the baseline:
## cpu_design
module cpu_design (reset, clock, write_read, M_address, M_data_in, M_data_out,overflow,status);
input reset,clock;
input[7:0] M_data_in;
output reg write_read,overflow;
output reg [7:0] M_data_out;
output reg[11:0] M_address;
reg[15:0] IR;
reg[7:0] MDR;
reg[11:0] MAR,PC;
reg [7:0]R0;
reg [7:0]R1;
reg [7:0]R2;
reg [7:0]R3;
reg [7:0]A;
reg [8:0]F;
output reg[2:0] status;
parameter idle=4'b0000, load=4'b0001, move=4'b0010, add=4'b0011, sub=4'b0100, AND=4'b0101;
parameter OR=4'b0110, XOR=4'b0111, shrp=4'b1000, shlp=4'b1001, swap=4'b1010, jmp=4'b1011;
parameter jz=4'b1100, read=4'b1101, write=4'b1110, stop=4'b1111; 
always@(*)  
begin
	if((reset==1)&&(status==3)&&(IR[15:12]==write)) 
		write_read=1'b1; 
	else
		write_read=1'b0; 
	M_address=MAR;
	M_data_out=MDR;
	overflow=F[8]^F[7];
 end
always @(negedge clock or negedge reset) 
begin
	if(reset==1'b0)
	begin
		MAR<=12'b000000000000;
		status<=3'b000; 
	end
	else  
		case (status)
			3'b000: begin
						status<=3'b001;
						MAR<=PC;
						case(IR[9:8])
							2'b00: A<=R0;
							2'b01: A<=R1;
							2'b10: A<=R2;
							2'b11: A<=R3;
						endcase
					end
			3'b001: begin
						if(IR[15:12]==stop)status<=1;
						else if (IR[15:12]==swap|| (IR[15:12]==jmp)|| IR[15:12]==jz || IR[15:12]==read || IR[15:12]==write) 
							status<=3'b010;
						else
							status<=3'b000;
					end
			3'b010:begin 
  ...
Settings: LEC_CHECK=0, CAP_MARGIN=20, CORE_MARGIN=2, CORE_UTILIZATION=68, SLEW_MARGIN=20; clock period 7.69 ns.
run.sh (not shown) runs the stock make flow with config.mk's settings and CLKGATE_MAP_FILE=.
Edits applied to the flow inputs when going from the baseline to the candidate:
# the baseline
export LEC_CHECK = 0
export CAP_MARGIN = 20
export CORE_MARGIN = 2
export CORE_UTILIZATION = 68
export SLEW_MARGIN = 20
create_clock -name core_clock -period 7.69 [get_ports {clock}]
# the candidate
export LEC_CHECK = 0
export CAP_MARGIN = 20
export CORE_MARGIN = 2
export CORE_UTILIZATION = 40
export SLEW_MARGIN = 20
create_clock -name core_clock -period 7.69 [get_ports {clock}]
--- outcome ---
The candidate: done, clean on timing, DRC and antenna
The baseline → the candidate: met1 usage in global routing went down, area of all placed cells without fillers went up, utilization went down.


The RTL this note starts from:
==> flow/design.v <==
module cpu_design (reset, clock, write_read, M_address, M_data_in, M_data_out,overflow,status);
input reset,clock;
input[7:0] M_data_in;
output reg write_read,overflow;
output reg [7:0] M_data_out;
output reg[11:0] M_address;
reg[15:0] IR;
reg[7:0] MDR;
reg[11:0] MAR,PC;
reg [7:0]R0;
reg [7:0]R1;
reg [7:0]R2;
reg [7:0]R3;
reg [7:0]A;
reg [8:0]F;
output reg[2:0] status;
parameter idle=4'b0000, load=4'b0001, move=4'b0010, add=4'b0011, sub=4'b0100, AND=4'b0101;
parameter OR=4'b0110, XOR=4'b0111, shrp=4'b1000, shlp=4'b1001, swap=4'b1010, jmp=4'b1011;
parameter jz=4'b1100, read=4'b1101, write=4'b1110, stop=4'b1111; 
always@(*)  
begin
	if((reset==1)&&(status==3)&&(IR[15:12]==write)) 
		write_read=1'b1; 
	else
		write_read=1'b0; 
	M_address=MAR;
	M_data_out=MDR;
	overflow=F[8]^F[7];
 end
always @(negedge clock or negedge reset) 
begin
	if(reset==1'b0)
	begin
		MAR<=12'b000000000000;
		status<=3'b000; 
	end
	else  
		case (status)
			3'b000: begin
						status<=3'b001;
						MAR<=PC;
						case(IR[9:8])
							2'b00: A<=R0;
							2'b01: A<=R1;
							2'b10: A<=R2;
							2'b11: A<=R3;
						endcase
					end
			3'b001: begin
						if(IR[15:12]==stop)status<=1;
						else if (IR[15:12]==swap|| (IR[15:12]==jmp)|| IR[15:12]==jz || IR[15:12]==read || IR[15:12]==write) 
							status<=3'b010;
						else
							status<=3'b000;
					end
			3'b010:begin 
						if(IR[15:12]==swap)
							status <= 3'b000;
						else if ((IR[15:12]==jmp)||(IR[15:12]==read)||(IR[15:12]==write))
						begin
							MAR <= IR[11:0];
							status <= 3'b011;
						end
						else if((IR[15:12]==jz)&& (R0[7:0] == 8'b0000_0000)) 
						begin
							MAR <= IR[11:0];
							status <= 3'b011;
						end
						else
						begin
							MAR <= PC;
							status <= 3'b011;
						end
					end
			3'b011:begin
						if((IR[15:12]==write) || (IR[15:12]==read))
						begin
							MAR<=PC;
							status<=3'b100;
						end
						else
							status<=3'b000;
					 end
			3'b100:begin
						status<=3'b000;
					 end
			default:status<=3'b000;
		endcase
end
always@(posedge clock or negedge reset) 
begin
	if(reset==1'b0) 
	begin
		IR<=16'h0000;
		PC<=12'b000000000000;
		MDR<=8'b00000000;
		R0<=8'b00000000;
		R1<=8'b00000000;
		R2<=8'b00000000;
		F=9'b000000000;
		R3<=8'b00000000; 
	end
	else
	begin
		case (status)
			3'b000: begin
						IR[15:8]<=M_data_in;
						IR[7:0]<=8'b00000000; 
						PC<=PC+12'b000000000001; 
					end  
			3'b001: begin  
						case(IR[15:12]) 
							load: R0<={4'b0000,IR[11:8]}; 
							swap:begin
									case(IR[11:10])
										2'b00:begin
													case(IR[9:8])
														2'b00:R0<=R0;
														2'b01:R1<=R0;
														2'b10:R2<=R0;
														2'b11:R3<=R0;
													endcase
												end
										2'b01:begin
													case(IR[9:8])
														2'b00:R0<=R1;
														2'b01:R1<=R1;
														2'b10:R2<=R1;
														2'b11:R3<=R1;
													endcase
												end
										2'b10:begin
													case(IR[9:8])
														2'b00:R0<=R2;
														2'b01:R1<=R2;
														2'b10:R2<=R2;
														2'b11:R3<=R2;
													endcase
												end
										2'b11:begin
													case(IR[9:8])
														2'b00:R0<=R3;
														2'b01:R1<=R3;
														2'b10:R2<=R3;
														2'b11:R3<=R3;
													endcase
												end
									endcase
								  end
							shlp:begin 
									case(IR[11:10]) 
										2'b00:R0<=R0<<1;
										2'b01:R1<=R1<<1;
										2'b10:R2<=R2<<1;
										2'b11:R3<=R3<<1;
									endcase
								  end
							shrp:begin
									case(IR[11:10]) 
										2'b00:R0<=R0>>1;
										2'b01:R1<=R1>>1;
										2'b10:R2<=R2>>1;
										2'b11:R3<=R3>>1;
									endcase
								  end
							add:begin
									case(IR[11:10])
										2'b00:begin
													F=A+R0;
													R0<=F[7:0];
												end
										2'b01:begin
													F=A+R1;
													R1<=F[7:0];
												end
										2'b10:begin
													F=A+R2;
													R2<=F[7:0];
												end
										2'b11:begin
													F=A+R3;
													R3<=F[7:0];
												end
									endcase
								 end
							sub:begin
									case(IR[11:10])
										2'b00:begin
													F=R0-A;
													R0<=F[7:0];
												end
										2'b01:begin
													F=R1-A;
													R1<=F[7:0];
												end
										2'b10:begin
													F=R2-A;
													R2<=F[7:0];
												end
										2'b11:begin
													F=R3-A;
													R3<=F[7:0];
												end
									endcase
								 end
							move:begin
										case(IR[11:10])
											2'b00:R0<=A;
											2'b01:R1<=A;
											2'b10:R2<=A;
											2'b11:R3<=A;
										endcase
								  end
							AND:begin
									case(IR[11:10])
										2'b00:R0=R0 & A;
										2'b01:R1=R1 & A;
										2'b10:R2=R2 & A;
										2'b11:R3=R3 & A;
									endcase
								 end
							OR:begin
									case(IR[11:10])
										2'b00:R0=R0 | A;
										2'b01:R1=R1 | A;
										2'b10:R2=R2 | A;
										2'b11:R3=R3 | A;
									endcase
								end
							XOR:begin
									case(IR[11:10])
										2'b00:R0=R0 ^ A;
										2'b01:R1=R1 ^ A;
										2'b10:R2=R2 ^ A;
										2'b11:R3=R3 ^ A;
									endcase
								 end
							default:;
						endcase
					end 
			3'b010:begin
						case(IR[15:12])
							swap:begin
									case(IR[11:10])
										2'b00:R0<=A;
										2'b01:R1<=A;
										2'b10:R2<=A;
										2'b11:R3<=A;
									endcase
								  end
							read:begin
									IR[7:0]<=M_data_in;
									PC<=PC+12'b000000000001;
								  end
							write:begin
										IR[7:0]<=M_data_in;
										PC<=PC+12'b000000000001;
										MDR<=R0;
									end
							jmp:begin
									IR[7:0]<=M_data_in;
									PC<=PC+12'b000000000001;
								 end
							jz:begin
									IR[7:0]<=M_data_in;
									PC<=PC+12'b000000000001;
								end
						endcase
					 end
			3'b011:begin
						case(IR[15:12])
							jmp:begin
										PC<=IR[11:0];
									end
							jz:begin
									if(R0==8'b00000000)
										PC<=IR[11:0];
								end
							read:begin
									R0<=M_data_in;
								end
							default:;
						endcase
					 end
			3'b100:begin
					 end
			default:; 
		endcase
	end
end 
endmodule
clock: 2.78 ns
lec_check: 0
cap_margin: 20
core_margin: 2
core_utilization: 65
slew_margin: 20
The starting point stopped in 5_1_grt with GRT-0116.
Next try:
- ABC_AREA: unset -> 1
- CORE_UTILIZATION: 65 -> 71
- CTS_CLUSTER_DIAMETER: unset -> 364
- CTS_CLUSTER_SIZE: unset -> 97
- clock period: 2.78 -> 4.28 ns (I/O delays scaled with it)
What happened:
- The changed run stopped in 5_1_grt
- die area fell by a few percent
- synthesized area rose slightly
- synthesized cell count rose by a quarter to a third


// cpu_design: RTL as listed in full above, without the edits since
clock: 2.78 ns
lec_check: 0
cap_margin: 20
core_aspect_ratio: 0.72
core_margin: 2
core_utilization: 70
cts_cluster_size: 47
setup_slack_margin: -0.22
slew_margin: 20
tns_end_percent: 5
The baseline died in clock tree synthesis (4_1_cts).
Change:
Settings changed: CORE_ASPECT_RATIO 0.72 to unset, CORE_UTILIZATION 70 to 66, CTS_CLUSTER_SIZE 47 to unset, SETUP_SLACK_MARGIN -0.22 to unset, TNS_END_PERCENT 5 to unset.
Clock period 2.78 ns to 10.6 ns, I/O delays scaled along.
Result: This time the run completed without violations; die size increases by 5.8%; synthesized area does not change; synthesized cell count stays the same.
Change:
Settings changed: CORE_UTILIZATION 66 to 68, CTS_CLUSTER_SIZE set to 47, SETUP_SLACK_MARGIN set to 0.76.
Clock period 10.6 ns to 2.78 ns, I/O delays scaled along.
Result: This time the run did not get past clock tree synthesis (4_1_cts) (DPL-0033). Die area went down by a few percent. Synthesized area does not change. Synthesized cell count stays the same.
Change:
Settings changed: CORE_UTILIZATION 68 to 24, CTS_CLUSTER_SIZE 47 to unset, SETUP_SLACK_MARGIN 0.76 to unset.
Clock period 2.78 ns to 9.75 ns, I/O delays scaled along.
=>
- With this change the flow completed without violations
- synthesized area stays the same
- die size rises to 2.8 times its value
- synthesized cell count stays the same
Change:
Settings changed: CORE_UTILIZATION 24 to 40, CTS_CLUSTER_DIAMETER set to 141, CTS_CLUSTER_SIZE set to 93, TNS_END_PERCENT set to 5.
Clock period 9.75 ns to 8.0 ns, I/O delays scaled along.
Sequential share of layout area went up by 0.43 points.
Global-route usage climbs by 12 points.
Wire length increases by 1.6%.
Change:
Settings changed: CORE_MARGIN 2 to 7, CTS_CLUSTER_DIAMETER 141 to unset, CTS_CLUSTER_SIZE 93 to 48, TNS_END_PERCENT 5 to unset.
Result: The changed run ran to the end with no violations. Core utilization increases by 0.20 points. Global-route usage came out lower by 2.8 points. Worst hold slack barely changes. Flip-flop count is unchanged.


== try-raven ==
Starts from the design.v that is shown in full above.
Settings: LEC_CHECK=0, CAP_MARGIN=20, CORE_ASPECT_RATIO=0.5, CORE_MARGIN=2, CORE_UTILIZATION=40, CTS_CLUSTER_DIAMETER=333, CTS_CLUSTER_SIZE=90, SLEW_MARGIN=20; clock period 8.0 ns.
try-raven ended with every stage complete and zero timing, DRC or antenna violations.
For try-yarrow, these inputs were changed with respect to try-raven:
Settings: CTS_CLUSTER_SIZE no longer set, was 90; CTS_CLUSTER_DIAMETER no longer set, was 333; CORE_UTILIZATION now 65, was 40; CORE_ASPECT_RATIO no longer set, was 0.5; ABC_AREA now 1, previously not set; the clock period (ns, I/O delays scaled along) now 9.75, was 8.0.
==> results <==
- Both conditions hold for try-yarrow: the flow ran to the end and the final layout passed the timing, design-rule and antenna checks.
- Going from try-raven to try-yarrow, the average wire per standard cell was found to have gone down by about 20%.
- sky130_fd_sc_hd__clkdlybuf4s50_1 as the cell with the largest stage delay on the worst path was reported by try-yarrow, and sky130_fd_sc_hd__dfrtn_1 by try-raven.
- [try-yarrow] total global-route track usage rose 15 points relative to try-raven
- Relative to try-raven, try-yarrow degrades cell area after synthesis.
- Total stage count of the critical path up 2 in try-yarrow wrt try-raven
- What try-yarrow reported for cell count listed in synth_stat.txt has to be multiplied by 0.76 to get the figure for try-raven.
What try-lagoon does differently from try-yarrow at the input level:
Settings: CORE_UTILIZATION changed from 65 to 71; CTS_CLUSTER_SIZE newly set to 97; PLACE_DENSITY newly set to 0.37; CTS_CLUSTER_DIAMETER newly set to 364; the clock period (ns, I/O delays scaled along) changed from 9.75 to 4.28.
==> comparison <==
In the summary table, try-lagoon is marked failed, with error GRT-0232 raised in 5_1_grt. Against try-yarrow, try-lagoon comes in about 4.3% higher on detailed placer's ending HPWL. On try-lagoon: number of placement rows is 4.3% lower than what try-yarrow gave. NOTE: horizontal die dimension in try-lagoon falls short of that of try-yarrow. In try-lagoon, the routability congestion estimate came out 0.13 above the value in try-yarrow. Taking try-yarrow as the reference, in try-lagoon vertical die dimension shows a reduction of 4.2%, chip area shows a reduction of 8.2%, number of setup buffers added after CTS shows an increase of 10.
Edits applied to the flow inputs when going from try-lagoon to try-zinc:
Settings: CTS_CLUSTER_DIAMETER removed (was 364); CORE_UTILIZATION changed from 71 to 40; PLACE_DENSITY removed (was 0.37); CTS_CLUSTER_SIZE removed (was 97); ABC_AREA removed (was 1); the clock period (ns, I/O delays scaled along) changed from 4.28 to 8.0.
==> results <==
try-zinc did not stop at any stage, and its layout met the timing, design-rule and antenna checks. Re number of buffers added by the clock tree synthesis step: no difference whatsoever between try-lagoon and try-zinc. Floorplan check, try-zinc vs try-lagoon: die outline larger in try-zinc. Post-synth area from yosys stat: try-zinc < try-lagoon. From try-lagoon to try-zinc, number of port buffers did not move at all. try-lagoon → try-zinc: setup slack after placement went up 0.85 ns, share of the synthesized netlist area taken by xor and xnor gates went up 1.2 points, share of flip-flops with an asynchronous set or reset held, post-cts gate resize count went down 85, total of hold buffers inserted after clock tree synthesis held. try-zinc ends up with a adder-cell share of the synthesized area that is 0.21 points higher than in try-lagoon. On overall die width: between try-lagoon and try-zinc, it ends up higher for try-zinc.


Setup of run A:
Starts from the design.v that is shown in full above.
make LEC_CHECK=0 CAP_MARGIN=5 CELL_PAD_IN_SITES_GLOBAL_PLACEMENT=0 CORE_MARGIN=2 CORE_UTILIZATION=70 CTS_CLUSTER_DIAMETER=60 CTS_CLUSTER_SIZE=61 GPL_ROUTABILITY_DRIVEN=0 GPL_TIMING_DRIVEN=1 MAX_ROUTING_LAYER=met4 SLEW_MARGIN=20 finish   # period 11.5 ns
Modified inputs, run B compared to run A
- changing CTS_CLUSTER_DIAMETER from 60 to 155
- changing CAP_MARGIN from 5 to 20
- setting TNS_END_PERCENT to 5 for the first time
- changing CORE_UTILIZATION from 70 to 24
- changing CTS_CLUSTER_SIZE from 61 to 95
- setting PLACE_DENSITY to 0.58 for the first time
- changing the clock period (ns, I/O delays scaled along) from 11.5 to 8.06
## What came out
Taking run B as 1.0, run A lands at 0.947 on instance area after placement. In the final reports, the cell area of run B is larger than that of run A. Changes observed in run B relative to run A: worst-case reg-to-reg path depth went down 1.
The following lists how run C was set up differently from run B:
- CAP_MARGIN changed from 20 to 10
- PLACE_DENSITY removed (was 0.58)
- CORE_UTILIZATION changed from 24 to 68
- TNS_END_PERCENT removed (was 5)
- CTS_CLUSTER_SIZE changed from 95 to 61
- CTS_CLUSTER_DIAMETER changed from 155 to 60
- the clock period (ns, I/O delays scaled along) changed from 8.06 to 11.5
### Flow results
- Delta (run C minus run B): placed instance count now smaller; worst hold slack stayed essentially flat.
- The number of nets in the layout number comes out higher for run B vs run C.
- Compared with run B, run C shows a higher via count.
Changes in run D relative to run C:
- CAP_MARGIN: 10 -> 20
- CELL_PAD_IN_SITES_GLOBAL_PLACEMENT: 0 -> 1
- CORE_UTILIZATION: 68 -> 58
- ABC_AREA: unset -> 1
- the clock period (ns, I/O delays scaled along): 11.5 -> 7.26
## What came out
Run C has higher clock latency reported for the late side of the worst-skew pair than run D.
Re detailed-routed wire length on met3: run C and run D aren't equal, and the higher value belongs to run C.
Taking run C as the reference, in run D minimum setup slack in the final design shrank by 0.79 ns, global-route usage over all layers shrank by 4.7 points, maximum number of pins on one net before global-route repair shrank by 7.4%.
Run D vs run C, measured slew at the worst slew-check pin went down by 0.11 ns.
Run D: cell area after placement higher than run C
Summary of run D over run C: routed wire length went up by about 8%; hold slack grew by 0.027 ns.
Comparing run C and run D, the lower first-pass GRT wire length was measured on run C.
